==> job 5753 <==
==> flow/design.v <==
module alu (
  input [32-1:0] a, b, 
  input [6-1:0] s,
  output [32-1:0] y,
  output zero );
  assign y = s==6'b100000 ? a+b:
  			 s==6'b100010 ? a-b:
             s==6'b100100 ? a & b:
             s==6'b100101 ? a | b:
             s==6'b100110 ? a ^ b:
             s==6'b100111 ? ~ (a | b):
  			 s==6'b100001 ? a+b:
			 b;
  assign zero = (y == 32'b0);
endmodule
module rfile (
 input clk,
 input [5-1:0] a1, a2, a3,
 output [32-1:0] rd1, rd2,
 input [32-1:0] wd3,
 input we3);
	reg [32-1:0] rf[0:32-1];
	assign rd1 = |a1 == 0 ? 0: rf[a1];
	assign rd2 = |a2 == 0 ? 0: rf[a2];
	always @(posedge clk) 
		if(we3) rf[a3] <= wd3;
endmodule
module mipse(
input clk, rst_n,
input [32-1:0] instr,
input [32-1:0] readdata,
output reg [32-1:0] pc, 
output [32-1:0] aluresult,
output [32-1:0] writedata,
output memwrite);
wire [32-1:0] srca, srcb, result;
wire [6-1:0] opcode;
wire [5-1:0] shamt;
wire [6-1:0] func;
wire [5-1:0] rs, rd, rt, writereg;
wire [6-1:0] com;
wire [32-1:0] signimm;
wire [32-1:0] unsignimm;
wire [32-1:0] pcplus4;
wire regwrite;
wire sw_op, beq_op, bne_op, addi_op, lw_op, j_op, jal_op, jr_op, alu_op;
wire ori_op, lui_op;
wire slt_op, slti_op, sltiu_op;
wire zero;
wire addiu_op, sltu_op, bltz_op, bgez_op, blez_op, sll_op, movz_op, movz_en;
assign {opcode, rs, rt, rd, shamt, func} = instr;
assign signimm = {{16{instr[15]}},instr[15:0]};
assign unsignimm = {16'b0,instr[15:0]};
assign sw_op = (opcode == 6'b101011);
assign lw_op = (opcode == 6'b100011);
assign alu_op = (opcode == 6'b000000) & (func[5:3] == 3'b100);
assign addi_op = (opcode == 6'b001000);
assign addiu_op = (opcode == 6'b001001);
assign slti_op = (opcode == 6'b001010);
assign sltiu_op = (opcode == 6'b001011);
assign ori_op = (opcode == 6'b001101);
assign lui_op = (opcode == 6'b001111);
assign beq_op = (opcode == 6'b000100);
assign bne_op = (opcode == 6'b000101);
assign j_op = (opcode == 6'b000010);
assign jal_op = (opcode == 6'b000011);
assign jr_op = (opcode == 6'b000000) & (func == 6'b001000);
assign slt_op = (opcode == 6'b000000) & (func == 6'b101010);
assign sltu_op = (opcode == 6'b000000) & (func == 6'b101001);
assign memwrite = sw_op;
assign bltz_op = (opcode == 6'b000001) & (rt == 5'b00000);
assign bgez_op = (opcode == 6'b000001) & (rt == 5'b00001);
assign blez_op = (opcode == 6'b000110);
assign sll_op = (opcode == 6'b000000) & (func == 6'b000000);
assign movz_op = (opcode == 6'b000000) & (func == 6'b010000);
assign srcb = (addi_op | lw_op | sw_op | slti_op) ? signimm : 
				lui_op ? {instr[15:0], 16'b0}:
				(ori_op | addiu_op | sltiu_op) ? unsignimm : 
								writedata;
assign com = (addi_op | addiu_op | lw_op | sw_op) ? 6'b100000: 
			ori_op ? 6'b100101:
			lui_op ? 6'b000001:
			(beq_op | bne_op | slt_op | sltu_op | slti_op | sltiu_op ) ? 6'b100010: func;
assign movz_en = movz_op & (writedata == 0);
assign result = slt_op | sltu_op | slti_op | sltiu_op ? {31'b0,aluresult[31]} :
		movz_en ?  srca:
		sll_op ? (writedata << shamt) :
		jal_op ? pcplus4:
		lw_op  ? readdata :
		aluresult;
assign regwrite = lw_op | alu_op | addi_op | addiu_op | jal_op | slt_op | sltu_op | slti_op | sltiu_op | sll_op | movz_en | ori_op | lui_op;
assign writereg = jal_op ? 5'b11111: alu_op | slt_op | sltu_op | sll_op | movz_en ? rd : rt;
alu alu_1(.a(srca), .b(srcb), .s(com), .y(aluresult), .zero(zero));
rfile rfile_1(.clk(clk), .rd1(srca), .a1(rs), .rd2(writedata), .a2(rt), 
	.wd3(result), .a3(writereg), .we3(regwrite));
assign pcplus4 = pc+4;
always @(posedge clk or negedge rst_n) 
begin 
   if(!rst_n) pc <= 0;
   else if (j_op | jal_op) 
   	 pc	<= {pc[31:28],instr[25:0],2'b0};
   else if (jr_op) 
   	 pc	<= srca;
   else if ((beq_op & zero) | (bne_op & !zero))
     pc <= pcplus4 +{signimm[29:0],2'b0} ;
	else if ((bltz_op & (srca < 0)) | (blez_op & (srca <= 0)) | (bgez_op & (srca > 0)))
     pc <= pcplus4 +{signimm[29:0],2'b0} ;
   else 
     pc <= pcplus4;
end
endmodule
==> flow/run.sh <==
#!/bin/bash
# the make line also repeats each setting of config.mk as NAME=value (left out here)
make -C /OpenROAD-flow-scripts/flow DESIGN_CONFIG=/design/flow/config.mk WORK_HOME=/design/flow/orfs CLKGATE_MAP_FILE= finish
==> flow/config.mk <==
export PLATFORM = sky130hd
export DESIGN_NAME = mipse
export DESIGN_NICKNAME = mipse
export VERILOG_FILES = /design/flow/design.v
export SDC_FILE = /design/flow/constraint.sdc
export NUM_CORES = 4
export LEC_CHECK = 0
export ABC_AREA = 1
export CAP_MARGIN = 20
export CORE_MARGIN = 2
export CORE_UTILIZATION = 72
export CTS_CLUSTER_DIAMETER = 242
export CTS_CLUSTER_SIZE = 99
export PLACE_DENSITY = 0.41
export SETUP_SLACK_MARGIN = 2.33
export SLEW_MARGIN = 20
export TNS_END_PERCENT = 10
==> flow/constraint.sdc <==
create_clock -name core_clock -period 8.02 [get_ports {clk}]
set_input_delay 1.6040 -clock core_clock [delete_from_list [all_inputs] [get_ports {clk}]]
set_output_delay 1.6040 -clock core_clock [all_outputs]
set_load 0.01 [all_outputs]
==> job 8165: changes against job 5753 <==
==> flow/config.mk (replaced) <==
export PLATFORM = sky130hd
export DESIGN_NAME = mipse
export DESIGN_NICKNAME = mipse
export VERILOG_FILES = /design/flow/design.v
export SDC_FILE = /design/flow/constraint.sdc
export NUM_CORES = 4
export LEC_CHECK = 0
export CAP_MARGIN = 20
export CORE_MARGIN = 2
export CORE_UTILIZATION = 70
export CTS_CLUSTER_SIZE = 45
export PLACE_DENSITY = 0.65
export SETUP_SLACK_MARGIN = -0.6
export SLEW_MARGIN = 20
==> flow/constraint.sdc (replaced) <==
create_clock -name core_clock -period 6.1 [get_ports {clk}]
set_input_delay 1.2200 -clock core_clock [delete_from_list [all_inputs] [get_ports {clk}]]
set_output_delay 1.2200 -clock core_clock [all_outputs]
set_load 0.01 [all_outputs]
==> job 7706: changes against job 5753 <==
==> flow/config.mk (replaced) <==
export PLATFORM = sky130hd
export DESIGN_NAME = mipse
export DESIGN_NICKNAME = mipse
export VERILOG_FILES = /design/flow/design.v
export SDC_FILE = /design/flow/constraint.sdc
export NUM_CORES = 4
export LEC_CHECK = 0
export ABC_AREA = 0
export CAP_MARGIN = 25
export CELL_PAD_IN_SITES_DETAIL_PLACEMENT = 0
export CORE_ASPECT_RATIO = 0.71
export CORE_MARGIN = 2
export CORE_UTILIZATION = 57
export CTS_CLUSTER_DIAMETER = 360
export GPL_ROUTABILITY_DRIVEN = 1
export GPL_TIMING_DRIVEN = 1
export PLACE_DENSITY_LB_ADDON = 0.03
export SETUP_SLACK_MARGIN = -0.42
export SLEW_MARGIN = 35
export TNS_END_PERCENT = 5
==> flow/constraint.sdc (replaced) <==
create_clock -name core_clock -period 5.57 [get_ports {clk}]
set_input_delay 1.1140 -clock core_clock [delete_from_list [all_inputs] [get_ports {clk}]]
set_output_delay 1.1140 -clock core_clock [all_outputs]
set_load 0.01 [all_outputs]
==> impl_metrics.csv <==
group,metric,value,unit
cts,htree_levels,1,
synthesis,yosysUniqueCellTypes,71,
cts,cts-buffers-inserted,14,
synthesis,ys_top_cells_by_count,"nand2_1 (2455), edfxtp_1 (1024), o21ai_0 (888), nor2_1 (798), inv_1 (703)",
floorplanning,dieWidth,309,um
synthesis,yosys_area,67000,um2
status,haltStage,"global routing",
status,status,"aborted with a tool error",
status,stop_error,"[ERROR GRT-0232] Routing congestion too high. Check the congestion heatmap in the GUI.",
synthesis,ys_seq_frac,0.471,
That was job 5753.
==> impl_metrics.csv <==
group,metric,value,unit
synthesis,yosysUniqueCellTypes,112,
synthesis,synth-async-reset-ratio,0.0303,
floorplanning,die-area,89800,um2
status,stop_error,"[ERROR DPL-0033] detailed placement checks failed during check placement.",
synthesis,ys_seq_frac,0.516,
status,status,"aborted with a tool error",
synthesis,yosys_area,61200,um2
floorplanning,dieWidth,300,um
synthesis,ys_top_cells_by_count,"edfxtp_1 (1024), mux4_2 (431), mux2i_1 (334), nor2_1 (299), nand2_1 (290)",
synthesis,ys_sh_simple,0.0803,
status,haltStage,"clock tree synthesis",
placement,hpwl,222,mm
synthesis,ys_sh_mux,0.223,
floorplanning,ios,163,
synthesis,synth.cellmix.adderShare,0.0181,
synthesis,yosysTopAreaCellShare,0.503,
That was job 8165.
==> impl_metrics.csv <==
group,metric,value,unit
status,status,"complete, but fails checks",
status,violatedChecks,"setup timing",
synthesis,ys_seq_frac,0.516,
finish,final_cells,7393,
floorplanning,dieWidth,393,um
synthesis,yosysUniqueCellTypes,112,
cts,cts-buffers-inserted,98,
timing,finalSetupViolations,1918,
timing,setup_ws,-1.79,ns
synthesis,synthTopCellsByArea,"edfxtp_1 (50%), mux4_2 (16%), mux2i_1 (5.5%), nor2_1 (1.8%), ha_1 (1.8%)",
synthesis,xor_share,0.0153,
pwr,power_leader,"sequential cells",
synthesis,ys_top_cells_by_count,"edfxtp_1 (1024), mux4_2 (431), mux2i_1 (334), nor2_1 (299), nand2_1 (290)",
cts,htree_levels,3,
That was job 7706.

* * *

==> inputs of job 4190 <==
Starts from the design.v that is shown in full above.
Settings: LEC_CHECK=0, CAP_MARGIN=20, CORE_MARGIN=2, CORE_UTILIZATION=40, SLEW_MARGIN=20; clock period 10.0 ns.
run.sh (not shown) runs the stock make flow with config.mk's settings and CLKGATE_MAP_FILE=.
==> inputs of job 9178, as changes to job 4190 <==
CORE_UTILIZATION = 68   (was 40)
CTS_CLUSTER_SIZE = 51   (was default)
MAX_ROUTING_LAYER = met4   (was default)
==> flow/constraint.sdc (replaced) <==
create_clock -name core_clock -period 7.21 [get_ports {clk}]
set_input_delay 1.4420 -clock core_clock [delete_from_list [all_inputs] [get_ports {clk}]]
set_output_delay 1.4420 -clock core_clock [all_outputs]
set_load 0.01 [all_outputs]
==> results <==
- Job 4190 completed with no timing, DRC or antenna violations. Job 9178 never finished: it broke off in global routing.
- In area after synthesis, job 4190 and job 9178 do not differ.
- In synthesized cell count, job 9178 and job 4190 do not differ.
- Between job 9178 and job 4190, the lower die area is in job 9178 (gap about 40%, measured against job 4190).

* * *

==> 08-03: inputs <==
RTL: the design.v shown in full above, as it stands there.
clock: 8.02 ns
lec_check: 0
cap_margin: 20
core_margin: 2
core_utilization: 72
cts_cluster_diameter: 242
cts_cluster_size: 99
place_density: 0.41
slew_margin: 20
tns_end_percent: 10
==> inputs of 08-15, as changes to 08-03 <==
==> flow/config.mk (replaced) <==
export PLATFORM = sky130hd
export DESIGN_NAME = mipse
export DESIGN_NICKNAME = mipse
export VERILOG_FILES = /design/flow/design.v
export SDC_FILE = /design/flow/constraint.sdc
export NUM_CORES = 4
export LEC_CHECK = 0
export CAP_MARGIN = 20
export CORE_MARGIN = 2
export CORE_UTILIZATION = 57
export CTS_CLUSTER_SIZE = 54
export HOLD_SLACK_MARGIN = 0.29
export PLACE_DENSITY_LB_ADDON = 0.0
export SETUP_SLACK_MARGIN = 1.57
export SLEW_MARGIN = 20
export TNS_END_PERCENT = 5
==> flow/constraint.sdc (replaced) <==
create_clock -name core_clock -period 5.54 [get_ports {clk}]
set_input_delay 1.1080 -clock core_clock [delete_from_list [all_inputs] [get_ports {clk}]]
set_output_delay 1.1080 -clock core_clock [all_outputs]
set_load 0.01 [all_outputs]
==> inputs of 04-10, as changes to 08-03 <==
==> flow/config.mk (replaced) <==
export PLATFORM = sky130hd
export DESIGN_NAME = mipse
export DESIGN_NICKNAME = mipse
export VERILOG_FILES = /design/flow/design.v
export SDC_FILE = /design/flow/constraint.sdc
export NUM_CORES = 4
export LEC_CHECK = 0
export ABC_AREA = 1
export CAP_MARGIN = 20
export CORE_MARGIN = 2
export CORE_UTILIZATION = 70
export CTS_CLUSTER_SIZE = 45
export SETUP_SLACK_MARGIN = -0.6
export SLEW_MARGIN = 20
==> flow/constraint.sdc (replaced) <==
create_clock -name core_clock -period 5.96 [get_ports {clk}]
set_input_delay 1.1920 -clock core_clock [delete_from_list [all_inputs] [get_ports {clk}]]
set_output_delay 1.1920 -clock core_clock [all_outputs]
set_load 0.01 [all_outputs]
==> comparison <==
08-15 finished but fails on setup timing. 08-03 never finished: it broke off in global routing (5_1_grt). 04-10 stopped in global routing (5_1_grt) with GRT-0232. Area after synthesis: 04-10 is larger than 08-03 (about 10%). In synthesized cell count, 08-15 and 08-03 do not differ. The highest die size belongs to 08-15, the lowest to 08-03.
==> figures <==
| metric | 04-10 | 08-03 | 08-15 |
|---|---|---|---|
| Cell Count Post-Placement | 10,700 | 6,493 | 7,018 |
| Simple-gate area share of the yosys netlist | 26.3% | 8.03% | 8.03% |
| Avg Synthesized Cell Area | 7.83 um2 | 13.5 um2 | 13.5 um2 |
| Register area share after synthesis | 47.1% | 51.6% | 51.6% |
| Status | did not finish | did not finish | finished with violations |
| Stage where the flow stopped | global routing (5_1_grt) | global routing (5_1_grt) | - |
| Reasons for failing layout checks | - | - | setup timing |
| Cell count in the Yosys report | 8,559 | 4,546 | 4,546 |
| CTS-repair resized insts | 141 | 86 | 424 |
| Placeable core area | 95,000 um2 | 84,000 um2 | 107,000 um2 |
| Top cell area share | 45.9% | 50.3% | 50.3% |
| Fp_density | 70.5% | 72.9% | 57.3% |
| Chip area estimate from yosys synthesis | 67,000 um2 | 61,200 um2 | 61,200 um2 |
| H-tree depth | 3 | 1 | 3 |
| Multiplexer fraction of the synthesized cell area | 0.134% | 22.3% | 22.3% |
| Post-synthesis adder-cell area fraction | 1.65% | 1.81% | 1.81% |
| Chip area | 98,200 um2 | 87,300 um2 | 110,000 um2 |
| Mapped Cells | 8,559 | 4,546 | 4,546 |
| Synthesized cell area | 67,000 um2 | 61,200 um2 | 61,200 um2 |
| Final HPWL DP | 214 mm | 201 mm | 189 mm |
| Placement Rows | 113 | 106 | 120 |
| Synth cell types | 71 | 112 | 112 |
| # Post-CTS Setup Buffers | 37 | 6 | 111 |
Power figures rest on the tool's default switching activity, not on a simulated workload.
